Setup of tundra:
==> flow/design.v (excerpt) <==
module top(
    input clk, rst,
    input [3:0] key_in,
    output [6:0] seg,
    output [7:0] sel,
    output reg [2:0] led, sel_led,
    output buz
);
For scale: roughly 1300 cells after synthesis, roughly 0.0096 sq mm of cells after synthesis.
make LEC_CHECK=0 ABC_AREA=1 CAP_MARGIN=20 CORE_MARGIN=2 CORE_UTILIZATION=72 CTS_CLUSTER_DIAMETER=355 PLACE_DENSITY_LB_ADDON=0.02 SETUP_SLACK_MARGIN=1.33 SLEW_MARGIN=20 finish   # period 4.65 ns
run.sh (not shown) runs the stock make flow with config.mk's settings and CLKGATE_MAP_FILE=.
[flow] tundra | stages: complete | final checks: fail | reason: setup timing
The inputs of quartz differ from those of tundra as listed below.
Settings: ABC_AREA: 1 -> unset; CTS_CLUSTER_DIAMETER: 355 -> unset; PLACE_DENSITY_LB_ADDON: 0.02 -> unset; CTS_CLUSTER_SIZE: unset -> 24; SETUP_SLACK_MARGIN: 1.33 -> unset; the clock period (ns, I/O delays scaled along): 4.65 -> 4.81.
- Completing all stages was not enough for quartz: its layout failed the final checks because of setup timing.
- In the tables for tundra and quartz, critical path's largest stage delay reads higher with quartz.
- In the flow results for tundra and quartz, the number of cell instances on the worst register-to-register path is smaller on quartz.
- From quartz to tundra, setup violation total in the final timing report did not move at all.
- quartz vs. tundra: total detailed-routing wirelength increased by about 9% relative to the old numbers; global-route wire length before repair now sits higher; number of placed instances with taps included went down; non-filler instance count after layout went down 4.9%.
- Post-synthesis instance total ends up lower on quartz.
- Floorplan net count delta for quartz relative to tundra: 127 lower
Input-level comparison between umber and quartz:
Settings: CTS_CLUSTER_SIZE removed (was 24); CORE_UTILIZATION changed from 72 to 56; the clock period (ns, I/O delays scaled along) changed from 4.81 to 8.76.
## What came out
Looking at the reports, umber completed the entire flow and the layout it produced met the timing, design-rule and antenna checks. umber vs quartz: number of tap cells inserted up by more than a quarter. Delta (umber minus quartz): register-to-register slack up 4.23 ns; routability congestion estimate from global placement lost about 5.5%. Of umber and quartz, the higher power share of the combinational group belongs to quartz. Measured against each other, umber and quartz differ in critical path depth, the higher figure coming from quartz. Sort umber and quartz by post-route clock period utilization, descending, and quartz comes first. On worst-skew pair later-pin latency, umber and quartz are neck and neck. Summary — routed wire length per instance, umber relative to quartz: lower, by about 26%. quartz → umber: via count saw a decrease, final worst hold slack saw a decrease.
Input-level comparison between indigo and umber:
Settings: changing CORE_UTILIZATION from 56 to 40; changing the clock period (ns, I/O delays scaled along) from 8.76 to 7.99.
- Between umber and indigo, the vias after detailed routing does not differ in any meaningful way.
- Re power attributed to combinational cells: indigo is 11% up on umber.
- The final reports for indigo and umber show net switching power of the design higher in the former.
Changes in amber relative to indigo:
Settings: an added ABC_AREA of 1; an added CTS_CLUSTER_SIZE of 15; a change of CORE_UTILIZATION from 40 to 68; a change of the clock period (ns, I/O delays scaled along) from 7.99 to 4.52.
--- outcome ---
Summary across indigo and amber: the single failing run is amber. To summarise amber: no stage aborted, but the layout did not pass its checks, failing on setup timing. NOTE layout inverter count without the clock tree indigo->amber increased by more than 100%. Changes observed in amber relative to indigo: total track usage increased 17 points, routed length on met1 decreased about 1.7%. Going from indigo to amber, switching power grew by more than half. amber vs. indigo: share of total power in the clock network increased 1.6 points; via count increased 1807.


Starting RTL as in the previous note.
export LEC_CHECK = 0
export CAP_MARGIN = 20
export CELL_PAD_IN_SITES_DETAIL_PLACEMENT = 1
export CORE_MARGIN = 2
export CORE_UTILIZATION = 59
export CTS_CLUSTER_DIAMETER = 342
export CTS_CLUSTER_SIZE = 99
export HOLD_SLACK_MARGIN = 0.29
export SETUP_SLACK_MARGIN = -0.99
export SLEW_MARGIN = 20
export TNS_END_PERCENT = 20
create_clock -name core_clock -period 10.0 [get_ports {clk}]
Rerun with:
CAP_MARGIN = 5   (was 20)
CELL_PAD_IN_SITES_DETAIL_PLACEMENT = not set   (was 1)
CELL_PAD_IN_SITES_GLOBAL_PLACEMENT = 3   (was not set)
CORE_UTILIZATION = 40   (was 59)
CTS_CLUSTER_DIAMETER = not set   (was 342)
CTS_CLUSTER_SIZE = not set   (was 99)
GPL_ROUTABILITY_DRIVEN = 0   (was not set)
HOLD_SLACK_MARGIN = not set   (was 0.29)
PLACE_DENSITY = 0.8   (was not set)
SETUP_SLACK_MARGIN = not set   (was -0.99)
TNS_END_PERCENT = not set   (was 20)
After rerunning: First-iteration DRC count goes down by about 9%; die area is higher by 46%; area after synthesis is unchanged; sequential power barely changes; cell count goes up by 7.5%.
Rerun with:
CAP_MARGIN = 15   (was 5)
CELL_PAD_IN_SITES_DETAIL_PLACEMENT = 2   (was not set)
CORE_UTILIZATION = 48   (was 40)
GPL_ROUTABILITY_DRIVEN = 1   (was 0)
SETUP_SLACK_MARGIN = 2.18   (was not set)
SLEW_MARGIN = 35   (was 20)
TNS_END_PERCENT = 15   (was not set)
After rerunning: With this change the flow never finished: it broke off in global placement without I/O; die area drops by about 16%; area after synthesis stays the same; synthesized cell count does not change.
Rerun with:
CAP_MARGIN = 20   (was 15)
CELL_PAD_IN_SITES_DETAIL_PLACEMENT = not set   (was 2)
CELL_PAD_IN_SITES_GLOBAL_PLACEMENT = not set   (was 3)
CORE_ASPECT_RATIO = 0.5   (was not set)
CORE_UTILIZATION = 58   (was 48)
CTS_CLUSTER_DIAMETER = 342   (was not set)
CTS_CLUSTER_SIZE = 99   (was not set)
GPL_ROUTABILITY_DRIVEN = not set   (was 1)
HOLD_SLACK_MARGIN = -0.05   (was not set)
PLACE_DENSITY = not set   (was 0.8)
SETUP_SLACK_MARGIN = -0.99   (was 2.18)
SLEW_MARGIN = 20   (was 35)
TNS_END_PERCENT = 20   (was 15)
=> With this change the flow completed without violations; die area fell by 17%; synthesized area stays the same; synthesized cell count does not change.
Rerun with:
ABC_AREA = 1   (was not set)
CORE_ASPECT_RATIO = not set   (was 0.5)
CORE_UTILIZATION = 72   (was 58)
CTS_CLUSTER_DIAMETER = not set   (was 342)
HOLD_SLACK_MARGIN = not set   (was -0.05)
SETUP_SLACK_MARGIN = not set   (was -0.99)
TNS_END_PERCENT = not set   (was 20)
clock period = 4.56 ns   (was 10.0 ns; I/O delays follow)
What happened: Now the flow completed, yet does not pass: negative setup slack. Power increases by 130%. Count of clock-buffer cells in the layout increases by 4. Global-route usage increases by 12 points.
Rerun with:
ABC_AREA = not set   (was 1)
CORE_UTILIZATION = 68   (was 72)
CTS_CLUSTER_SIZE = not set   (was 99)
clock period = 6.75 ns   (was 4.56 ns; I/O delays follow)
Effect:
- Now the flow finished with timing, DRC and antenna clean
- setup slack is better by 1.1 ns
- combinational power fell by 31%
- total power fell by 34%
- cell count fell by 15%
Power figures rest on the tool's default switching activity, not on a simulated workload.
